==> inputs of job 2033 <==
// draw_lines
module draw_lines(
      input                                      i_clk,
      input                                      i_reset,
      input                    [P_X_COORD_W-1:0] i_x0,
      input                    [P_X_COORD_W-1:0] i_x1,
      input                    [P_Y_COORD_W-1:0] i_y0,
      input                    [P_Y_COORD_W-1:0] i_y1,
      input                                      i_start,
      input                                      i_load_fifo,
      output                                     o_waiting,
      output                                     o_fifo_full,
      output                                     o_wr,
      output                [P_LOG2_RAM_DEPTH-1:0] o_addr
    );
    parameter P_X_COORD_W = 11;
    parameter P_Y_COORD_W = 11;
    parameter P_SCREEN_W = 640;
    parameter P_SCREEN_H = 480;
    parameter P_DATA_W = 1;
    parameter P_LOG2_RAM_DEPTH = 19;
    parameter P_FIFO_ADDR_W = 4;
    localparam STATE__WAITING = 0;
    localparam STATE__CLEAR   = 1;
    localparam STATE__LOAD    = 2;
    localparam STATE__DRAW    = 3;
    reg [1:0] curr_state;
    reg [1:0] next_state;
    wire [P_LOG2_RAM_DEPTH-1:0] bres_addr;
    reg  [P_LOG2_RAM_DEPTH-1:0] buffer_addr;
    wire bres_wr;
    reg  buffer_wr;
    wire [P_DATA_W-1:0] bres_data;
    reg  [P_DATA_W-1:0] buffer_data;
    wire                   bres_waiting;
    wire                   load_vals;
    wire [P_X_COORD_W-1:0] fifo_x0;
    wire [P_X_COORD_W-1:0] fifo_x1;
    wire [P_Y_COORD_W-1:0] fifo_y0;
    wire [P_Y_COORD_W-1:0] fifo_y1;
    wire     [P_X_COORD_W-1:0] x_val;
    wire     [P_Y_COORD_W-1:0] y_val;
    wire fifo_empty;
    wire fifo_full;
    assign o_fifo_full = fifo_full;
    assign o_waiting  = (curr_state == STATE__WAITING) ? 1'b1 : 1'b0;
    fifo #(.P_DATA_W(P_X_COORD_W), .P_ADDR_W(P_FIFO_ADDR_W)) x0_in_buffer (
		.i_clk(i_clk), 
		.i_reset(i_reset), 
		.i_data(i_x0), 
		.i_read(load_vals), 
		.i_write(i_load_fifo), 
		.o_data(fifo_x0), 
		.o_empty(fifo_empty), 
		.o_full(fifo_full)
	 );
    fifo #(.P_DATA_W(P_X_COORD_W), .P_ADDR_W(P_FIFO_ADDR_W)) x1_in_buffer (
		.i_clk(i_clk), 
		.i_reset(i_reset), 
		.i_data(i_x1), 
		.i_read(load_vals), 
		.i_write(i_load_fifo), 
		.o_data(fifo_x1), 
		.o_empty(), 
		.o_full()
	 );
  ...
export LEC_CHECK = 0
export ABC_AREA = 0
export CAP_MARGIN = 20
export CELL_PAD_IN_SITES_GLOBAL_PLACEMENT = 1
export CORE_MARGIN = 9
export CORE_UTILIZATION = 61
export GPL_ROUTABILITY_DRIVEN = 1
export GPL_TIMING_DRIVEN = 1
export MAX_ROUTING_LAYER = met5
export PLACE_DENSITY = 0.75
export SETUP_SLACK_MARGIN = -0.23
export SLEW_MARGIN = 20
export TNS_END_PERCENT = 65
create_clock -name core_clock -period 5.96 [get_ports {i_clk}]
run.sh (not shown) runs the stock make flow with config.mk's settings and CLKGATE_MAP_FILE=.
==> inputs of job 7865, as changes to job 2033 <==
Settings changed: ABC_AREA 0 to not set, CELL_PAD_IN_SITES_GLOBAL_PLACEMENT 1 to not set, CORE_MARGIN 9 to 2, CORE_UTILIZATION 61 to 64, GPL_ROUTABILITY_DRIVEN 1 to not set, GPL_TIMING_DRIVEN 1 to not set, MAX_ROUTING_LAYER met5 to not set, PLACE_DENSITY 0.75 to not set, SETUP_SLACK_MARGIN -0.23 to not set, TNS_END_PERCENT 65 to not set.
==> flow/constraint.sdc (replaced) <==
create_clock -name core_clock -period 2.59 [get_ports {i_clk}]
set_input_delay 0.5180 -clock core_clock [delete_from_list [all_inputs] [get_ports {i_clk}]]
set_output_delay 0.5180 -clock core_clock [all_outputs]
set_load 0.01 [all_outputs]
==> inputs of job 2859, as changes to job 2033 <==
Settings changed: ABC_AREA 0 to 1, CELL_PAD_IN_SITES_GLOBAL_PLACEMENT 1 to not set, CORE_MARGIN 9 to 2, CORE_UTILIZATION 61 to 72, GPL_ROUTABILITY_DRIVEN 1 to not set, GPL_TIMING_DRIVEN 1 to not set, MAX_ROUTING_LAYER met5 to not set, PLACE_DENSITY 0.75 to not set, SETUP_SLACK_MARGIN -0.23 to 0.39, TNS_END_PERCENT 65 to not set.
==> flow/constraint.sdc (replaced) <==
create_clock -name core_clock -period 3.65 [get_ports {i_clk}]
set_input_delay 0.7300 -clock core_clock [delete_from_list [all_inputs] [get_ports {i_clk}]]
set_output_delay 0.7300 -clock core_clock [all_outputs]
set_load 0.01 [all_outputs]
==> inputs of job 9624, as changes to job 2033 <==
Settings changed: ABC_AREA 0 to 1, CAP_MARGIN 20 to 0, CELL_PAD_IN_SITES_GLOBAL_PLACEMENT 1 to not set, CORE_ASPECT_RATIO set to 1.3, CORE_MARGIN 9 to 2, CORE_UTILIZATION 61 to 72, CTS_CLUSTER_DIAMETER set to 308, CTS_CLUSTER_SIZE set to 10, GPL_ROUTABILITY_DRIVEN 1 to not set, GPL_TIMING_DRIVEN 1 to not set, HOLD_SLACK_MARGIN set to 0.29, MAX_ROUTING_LAYER met5 to not set, PLACE_DENSITY 0.75 to 0.36, SETUP_SLACK_MARGIN -0.23 to not set, TNS_END_PERCENT 65 to not set.
==> flow/constraint.sdc (replaced) <==
create_clock -name core_clock -period 2.59 [get_ports {i_clk}]
set_input_delay 0.5180 -clock core_clock [delete_from_list [all_inputs] [get_ports {i_clk}]]
set_output_delay 0.5180 -clock core_clock [all_outputs]
set_load 0.01 [all_outputs]
==> comparison table <==
item	job 2859	job 7865	job 2033	job 9624
Mux area share	4.04%	14.4%	14.4%	4.04%
WP data required	2.92 ns	2.07 ns	4.77 ns	3.11 ns
Routed met1 length	44,500 microns	44,800 microns	41,000 microns	43,500 microns
Simple Share, Synth	10.7%	5.67%	5.67%	10.7%
Floorplan die area	0.0626 sq mm	0.0680 sq mm	0.0790 sq mm	0.0626 sq mm
Sequential power share	41.0%	36.8%	44.4%	36.0%
Aggregate negative setup slack	-0.479 ns	-48.36 ns	0 ns	-19.18 ns
Top power consumer group	sequential cells	sequential cells	sequential cells	combinational logic
Post-placement setup slack	0.0153 ns	-1.20 ns	1.40 ns	-0.844 ns
Worst hold-check path type	reg2reg	in2reg	reg2reg	in2reg
Share of the core filled with cells	82.0%	82.5%	67.5%	89.6%
Syn Std Cell Area	0.0436 sq mm	0.0422 sq mm	0.0422 sq mm	0.0436 sq mm
Post-synthesis cell count from yosys	4,167	2,724	2,724	4,167
Endpoint arrival time on the critical path	3.04 ns	3.39 ns	4.00 ns	4.59 ns
Unrepaired setup endpoints after global routing	yes	yes	no	yes
GRT met1 Usage	49.0%	47.9%	33.7%	45.5%
Result of the run	failed layout checks	failed layout checks	no timing/DRC/antenna violations	failed layout checks
Violated checks	setup timing	setup timing	-	setup timing
Top fanout value on the critical path	4	2	3	6
Number of iterations in the first detailed-routing pass	6	6	7	9
Slowest CP cell	edfxtp_1	edfxtp_1	clkdlybuf4s50_1	xor2_1
Proportion of cell area occupied by registers	52.5%	48.0%	55.8%	48.4%
Proportion of netlist area held by the largest area contributor	51.7%	53.4%	53.4%	51.7%

---

==> inputs of run E <==
==> flow/design.v <==
`timescale 1ns / 1ps
module dp_ram(
    input                         i_clk,
    input                         i_a_wr,
    input  [P_LOG2_RAM_DEPTH-1:0] i_a_addr,
    input          [P_DATA_W-1:0] i_a_data,
    output reg     [P_DATA_W-1:0] o_a_data,
    input                         i_b_wr,
    input  [P_LOG2_RAM_DEPTH-1:0] i_b_addr,
    input          [P_DATA_W-1:0] i_b_data,
    output reg     [P_DATA_W-1:0] o_b_data
    );
   function integer log2;
      input [31:0] value;
      begin
	 value = value-1;
	 for (log2=0; value>0; log2=log2+1)
	   value = value>>1;
      end
   endfunction
   parameter P_DATA_W    = 640;
   parameter P_LOG2_RAM_DEPTH = 9;
   reg [P_DATA_W-1:0] mem [0:2**P_LOG2_RAM_DEPTH-1];
   always @(posedge i_clk) 
   begin
      o_a_data         <= mem[i_a_addr];
      if(i_a_wr) begin
         o_a_data      <= i_a_data;
         mem[i_a_addr] <= i_a_data;
      end
   end
   always @(posedge i_clk) 
   begin
      o_b_data         <= mem[i_b_addr];
      if(i_b_wr) begin
         o_b_data      <= i_b_data;
         mem[i_b_addr] <= i_b_data;
      end
   end
endmodule
`timescale 1ns / 1ps
module fifo(
    input                 i_clk,
    input                 i_reset,
    input  [P_DATA_W-1:0] i_data,
    input                 i_read,
    input                 i_write,
    output [P_DATA_W-1:0] o_data,
    output                o_empty,
    output                o_full
    );
   parameter  P_DATA_W = 11;
   parameter  P_ADDR_W = 8;
   localparam P_DEPTH  = (1 << P_ADDR_W);
   reg  [P_ADDR_W-1:0] wr_addr;
   reg  [P_ADDR_W-1:0] rd_addr;
   reg  [P_DATA_W-1:0] output_data;
   wire [P_DATA_W-1:0] ram_data;
   reg  [P_ADDR_W-1:0] counter;
   assign o_full  = (counter == (P_DEPTH-1));
   assign o_empty = (counter == 0);
   assign o_data  = ram_data; 
   always @(posedge i_clk)
   begin
      if (i_reset) begin
         wr_addr <= 0;
      end else if (i_write) begin
         wr_addr <= wr_addr+1;
      end
   end
   always @(posedge i_clk)
   begin
      if (i_reset) begin
         rd_addr <= 0;
      end else if (i_read) begin
         rd_addr <= rd_addr+1;
      end
   end
   always @(posedge i_clk)
   begin
      if (i_reset) begin
         counter <= 0;
      end else if (i_read && !i_write) begin
         counter <= counter-1;
      end else if (i_write && !i_read) begin
         counter <= counter+1;
      end
   end
   dp_ram #(
      .P_DATA_W(P_DATA_W),
      .P_LOG2_RAM_DEPTH(P_ADDR_W)
      ) buffer (
         .i_clk(i_clk),
         .i_a_wr(i_write),
         .i_a_addr(wr_addr),
         .i_a_data(i_data),
         .o_a_data(),
         .i_b_wr(1'b0),
         .i_b_addr(rd_addr),
         .i_b_data(0),
         .o_b_data(ram_data)
    );
endmodule
`timescale 1ns / 1ps
module bresenham(
      input                        i_clk,
      input                        i_reset,
      input      [P_X_COORD_W-1:0] i_x0,
      input      [P_X_COORD_W-1:0] i_x1,
      input      [P_Y_COORD_W-1:0] i_y0,
      input      [P_Y_COORD_W-1:0] i_y1,
      input                        i_load_vals,
      output reg [P_X_COORD_W-1:0] o_x_val,
      output reg [P_Y_COORD_W-1:0] o_y_val,
      output                       o_vals_rdy,
      output                       o_waiting
    );
   parameter  P_X_COORD_W                 = 11;
   parameter  P_Y_COORD_W                 = 11;
   localparam P_ERROR_W                   = (P_X_COORD_W>P_Y_COORD_W) ? P_X_COORD_W : P_Y_COORD_W;
   localparam STATE__WAITING              = 0;
   localparam STATE__SETUP_IS_STEEP       = 1;
   localparam STATE__SETUP_REV_COORDS     = 2;
   localparam STATE__SETUP_ERROR_AND_STEP = 3;
   localparam STATE__DRAWING              = 4;
   reg                    [2:0] curr_state, next_state;
   reg signed [P_X_COORD_W-1:0] x, x0, x1;
   reg signed [P_Y_COORD_W-1:0] y, y0, y1;
   reg signed [P_X_COORD_W-1:0] delta_x;
   reg signed [P_X_COORD_W-1:0] delta_y;
   reg signed   [P_ERROR_W-1:0] error;
   reg signed             [1:0] ystep;
   reg                          steep;
   reg                          vals_rdy;
   reg                          waiting;
   assign o_vals_rdy   = vals_rdy;
   assign o_waiting    = (curr_state == STATE__WAITING) ? 1'b1 : 1'b0;
   always @(posedge i_clk)
   begin
      if (i_reset) begin
         x              <= 'b0;
         x0             <= 'b0;
         x1             <= 'b0;
         y              <= 'b0;
         y0             <= 'b0;
         y1             <= 'b0;
         error          <= 'b0;
         curr_state     <= STATE__WAITING;
      end else begin
         vals_rdy       <= 0;
         x0             <= x0;
         x1             <= x1;
         y0             <= y0;
         y1             <= y1;
         error          <= error;
         curr_state     <= next_state;
         case (curr_state)
            STATE__WAITING : begin
               if (i_load_vals) begin
                  x0    <= i_x0;
                  x1    <= i_x1;
                  y0    <= i_y0;
                  y1    <= i_y1;
                  error <= 'b0;
               end
            end
            STATE__SETUP_IS_STEEP : begin
               if (y1 > y0) begin
                  if (x1 > x0) begin 
                     steep <= (y1-y0) > (x1-x0);
                  end else begin
                     steep <= (y1-y0) > (x0-x1);
                  end
               end else begin
                  if (x1 > x0) begin 
                     steep <= (y0-y1) > (x1-x0);
                  end else begin
                     steep <= (y0-y1) > (x0-x1);
                  end
               end
            end
            STATE__SETUP_REV_COORDS : begin
               if (steep) begin
                  if (y0 > y1) begin
                     x0      <= y1;
                     x1      <= y0;
                     y0      <= x1;
                     y1      <= x0;
                     delta_x <= y0-y1;
                     delta_y <= (x1>x0 ? x1-x0 : x0-x1);
                  end else begin
                     x0      <= y0;
                     x1      <= y1;
                     y0      <= x0;
                     y1      <= x1;
                     delta_x <= y1-y0;
                     delta_y <= (x1>x0 ? x1-x0 : x0-x1);
                  end
               end else begin
                  if (x0 > x1) begin
                     x0      <= x1;
                     x1      <= x0;
                     y0      <= y1;
                     y1      <= y0;
                     delta_x <= x0-x1;
                     delta_y <= (y1>y0 ? y1-y0 : y0-y1);
                  end else begin
                     delta_x <= x1-x0;
                     delta_y <= (y1>y0 ? y1-y0 : y0-y1);
                  end
               end
            end
            STATE__SETUP_ERROR_AND_STEP : begin
               error <= delta_x >>> 1;
               ystep <= (y0<y1 ? 1 : -1);
               x     <= x0;
               y     <= y0;
            end
            STATE__DRAWING : begin
               if (steep) begin
                  o_x_val <= y;
                  o_y_val <= x;
               end else begin
                  o_x_val <= x;
                  o_y_val <= y;
               end
               x <= x+1;
               if (error-delta_y < 0) begin
                  error <= error-delta_y + delta_x;
                  y     <= y+ystep;
               end else begin
                  error <= error-delta_y;
               end
               vals_rdy <= 1;
            end
         endcase
      end
   end
   always @(curr_state, i_load_vals, x, x1)
   begin
      next_state = curr_state;
      case(curr_state)
         STATE__WAITING : begin
            if (i_load_vals) begin
               next_state = STATE__SETUP_IS_STEEP;
            end 
         end
         STATE__SETUP_IS_STEEP : begin
            next_state = STATE__SETUP_REV_COORDS;
         end
         STATE__SETUP_REV_COORDS : begin
            next_state = STATE__SETUP_ERROR_AND_STEP;
         end
         STATE__SETUP_ERROR_AND_STEP : begin
            next_state = STATE__DRAWING;
         end
         STATE__DRAWING : begin
            if (x == x1) begin
               next_state = STATE__WAITING;
            end 
         end         
      endcase
   end
endmodule
`timescale 1ns / 1ps
module draw_lines(
      input                                      i_clk,
      input                                      i_reset,
      input                    [P_X_COORD_W-1:0] i_x0,
      input                    [P_X_COORD_W-1:0] i_x1,
      input                    [P_Y_COORD_W-1:0] i_y0,
      input                    [P_Y_COORD_W-1:0] i_y1,
      input                                      i_start,
      input                                      i_load_fifo,
      output                                     o_waiting,
      output                                     o_fifo_full,
      output                                     o_wr,
      output                [P_LOG2_RAM_DEPTH-1:0] o_addr
    );
    parameter P_X_COORD_W = 11;
    parameter P_Y_COORD_W = 11;
    parameter P_SCREEN_W = 640;
    parameter P_SCREEN_H = 480;
    parameter P_DATA_W = 1;
    parameter P_LOG2_RAM_DEPTH = 19;
    parameter P_FIFO_ADDR_W = 4;
    localparam STATE__WAITING = 0;
    localparam STATE__CLEAR   = 1;
    localparam STATE__LOAD    = 2;
    localparam STATE__DRAW    = 3;
    reg [1:0] curr_state;
    reg [1:0] next_state;
    wire [P_LOG2_RAM_DEPTH-1:0] bres_addr;
    reg  [P_LOG2_RAM_DEPTH-1:0] buffer_addr;
    wire bres_wr;
    reg  buffer_wr;
    wire [P_DATA_W-1:0] bres_data;
    reg  [P_DATA_W-1:0] buffer_data;
    wire                   bres_waiting;
    wire                   load_vals;
    wire [P_X_COORD_W-1:0] fifo_x0;
    wire [P_X_COORD_W-1:0] fifo_x1;
    wire [P_Y_COORD_W-1:0] fifo_y0;
    wire [P_Y_COORD_W-1:0] fifo_y1;
    wire     [P_X_COORD_W-1:0] x_val;
    wire     [P_Y_COORD_W-1:0] y_val;
    wire fifo_empty;
    wire fifo_full;
    assign o_fifo_full = fifo_full;
    assign o_waiting  = (curr_state == STATE__WAITING) ? 1'b1 : 1'b0;
    fifo #(.P_DATA_W(P_X_COORD_W), .P_ADDR_W(P_FIFO_ADDR_W)) x0_in_buffer (
		.i_clk(i_clk), 
		.i_reset(i_reset), 
		.i_data(i_x0), 
		.i_read(load_vals), 
		.i_write(i_load_fifo), 
		.o_data(fifo_x0), 
		.o_empty(fifo_empty), 
		.o_full(fifo_full)
	 );
    fifo #(.P_DATA_W(P_X_COORD_W), .P_ADDR_W(P_FIFO_ADDR_W)) x1_in_buffer (
		.i_clk(i_clk), 
		.i_reset(i_reset), 
		.i_data(i_x1), 
		.i_read(load_vals), 
		.i_write(i_load_fifo), 
		.o_data(fifo_x1), 
		.o_empty(), 
		.o_full()
	 );
    fifo #(.P_DATA_W(P_Y_COORD_W), .P_ADDR_W(P_FIFO_ADDR_W)) y0_in_buffer (
		.i_clk(i_clk), 
		.i_reset(i_reset), 
		.i_data(i_y0), 
		.i_read(load_vals), 
		.i_write(i_load_fifo), 
		.o_data(fifo_y0), 
		.o_empty(), 
		.o_full()
	 );
    fifo #(.P_DATA_W(P_Y_COORD_W), .P_ADDR_W(P_FIFO_ADDR_W)) y1_in_buffer (
		.i_clk(i_clk), 
		.i_reset(i_reset), 
		.i_data(i_y1), 
		.i_read(load_vals), 
		.i_write(i_load_fifo), 
		.o_data(fifo_y1), 
		.o_empty(), 
		.o_full()
	 );
    always @(posedge i_clk) 
    begin
      if (i_reset) begin
         curr_state <= STATE__WAITING;
      end else begin
         curr_state <= next_state;
      end
    end
   always @(curr_state, i_start, bres_waiting, fifo_empty)
   begin
      next_state = curr_state;
      case(curr_state)
         STATE__WAITING : begin
            if (i_start == 1'b1) begin
               next_state = STATE__LOAD;
            end
         end
         STATE__LOAD : begin
            next_state = STATE__DRAW;
         end
         STATE__DRAW : begin
            if (bres_waiting && fifo_empty) begin
               next_state = STATE__WAITING;
            end else if (~fifo_empty && bres_waiting) begin
               next_state = STATE__LOAD;
            end
         end
      endcase
   end
	bresenham bres (
		.i_clk(i_clk), 
		.i_reset(i_reset), 
		.i_x0(fifo_x0), 
		.i_x1(fifo_x1), 
		.i_y0(fifo_y0), 
		.i_y1(fifo_y1), 
		.i_load_vals(load_vals), 
      .o_x_val(x_val),
      .o_y_val(y_val),
		.o_vals_rdy(bres_wr),
      .o_waiting(bres_waiting)
	);
   assign load_vals = (curr_state == STATE__LOAD) ? 1'b1 : 1'b0;
   assign o_wr   = buffer_wr;
   assign o_addr = buffer_addr;
   assign bres_addr  = P_SCREEN_W*y_val+x_val;
   assign bres_data  = 1;
   always @(bres_addr, 
            bres_wr, 
            bres_data, 
            curr_state)
   begin
      case (curr_state)
         STATE__DRAW : begin
            buffer_wr   = bres_wr;
            buffer_addr = bres_addr;
            buffer_data = bres_data;
         end
         default : begin
            buffer_wr   = 1'b0;
            buffer_addr = 0;
            buffer_data = 0;
         end
      endcase
   end
endmodule
==> flow/run.sh <==
#!/bin/bash
# the make line also repeats each setting of config.mk as NAME=value (left out here)
make -C /OpenROAD-flow-scripts/flow DESIGN_CONFIG=/design/flow/config.mk WORK_HOME=/design/flow/orfs CLKGATE_MAP_FILE= finish
==> flow/config.mk <==
export PLATFORM = sky130hd
export DESIGN_NAME = draw_lines
export DESIGN_NICKNAME = draw_lines
export VERILOG_FILES = /design/flow/design.v
export SDC_FILE = /design/flow/constraint.sdc
export NUM_CORES = 4
export LEC_CHECK = 0
export ABC_AREA = 1
export CAP_MARGIN = 20
export CORE_MARGIN = 2
export CORE_UTILIZATION = 70
export CTS_CLUSTER_SIZE = 72
export SETUP_SLACK_MARGIN = 0.8
export SLEW_MARGIN = 20
==> flow/constraint.sdc <==
create_clock -name core_clock -period 3.36 [get_ports {i_clk}]
set_input_delay 0.6720 -clock core_clock [delete_from_list [all_inputs] [get_ports {i_clk}]]
set_output_delay 0.6720 -clock core_clock [all_outputs]
set_load 0.01 [all_outputs]
==> inputs of run R, as changes to run E <==
- ABC_AREA: 1 -> unset
- CORE_UTILIZATION: 70 -> 40
- CTS_CLUSTER_SIZE: 72 -> unset
- GPL_TIMING_DRIVEN: unset -> 0
- PLACE_DENSITY_LB_ADDON: unset -> 0.24
- SETUP_SLACK_MARGIN: 0.8 -> unset
- SLEW_MARGIN: 20 -> 35
==> flow/constraint.sdc (replaced) <==
create_clock -name core_clock -period 5.0 [get_ports {i_clk}]
set_input_delay 1.0000 -clock core_clock [delete_from_list [all_inputs] [get_ports {i_clk}]]
set_output_delay 1.0000 -clock core_clock [all_outputs]
set_load 0.01 [all_outputs]
==> changes_impl.md <==
### Implementation results

- WP data required: 5.43 ns
- Yosys top cell area share: 53.4%
- Gate Area: 0.0152 mm^2
- Port Buffers: 67
- Final non-clock buffer share: 3.20%
- Tap Cells: 1,391
- Min-delay src: bres.y[10]
- Pre-CTS setup slack: -0.0884 ns
- Yosys cell count: 2,724
- Log Warnings: 60
- Status: no timing/DRC/antenna violations
- Nets: 3,110
-- figures above: run R

==> changes_impl.md <==
### Implementation results

- Worst setup margin: -0.430 ns
- Failing Checks: setup timing
- Tap Cells: 837
- Gate Area: 0.0165 mm^2
- Status: finished with violations
- Final setup fails: 7
- Final non-clock buffer share: 5.34%
-- figures above: run E

Power and IR drop assume default switching activity.
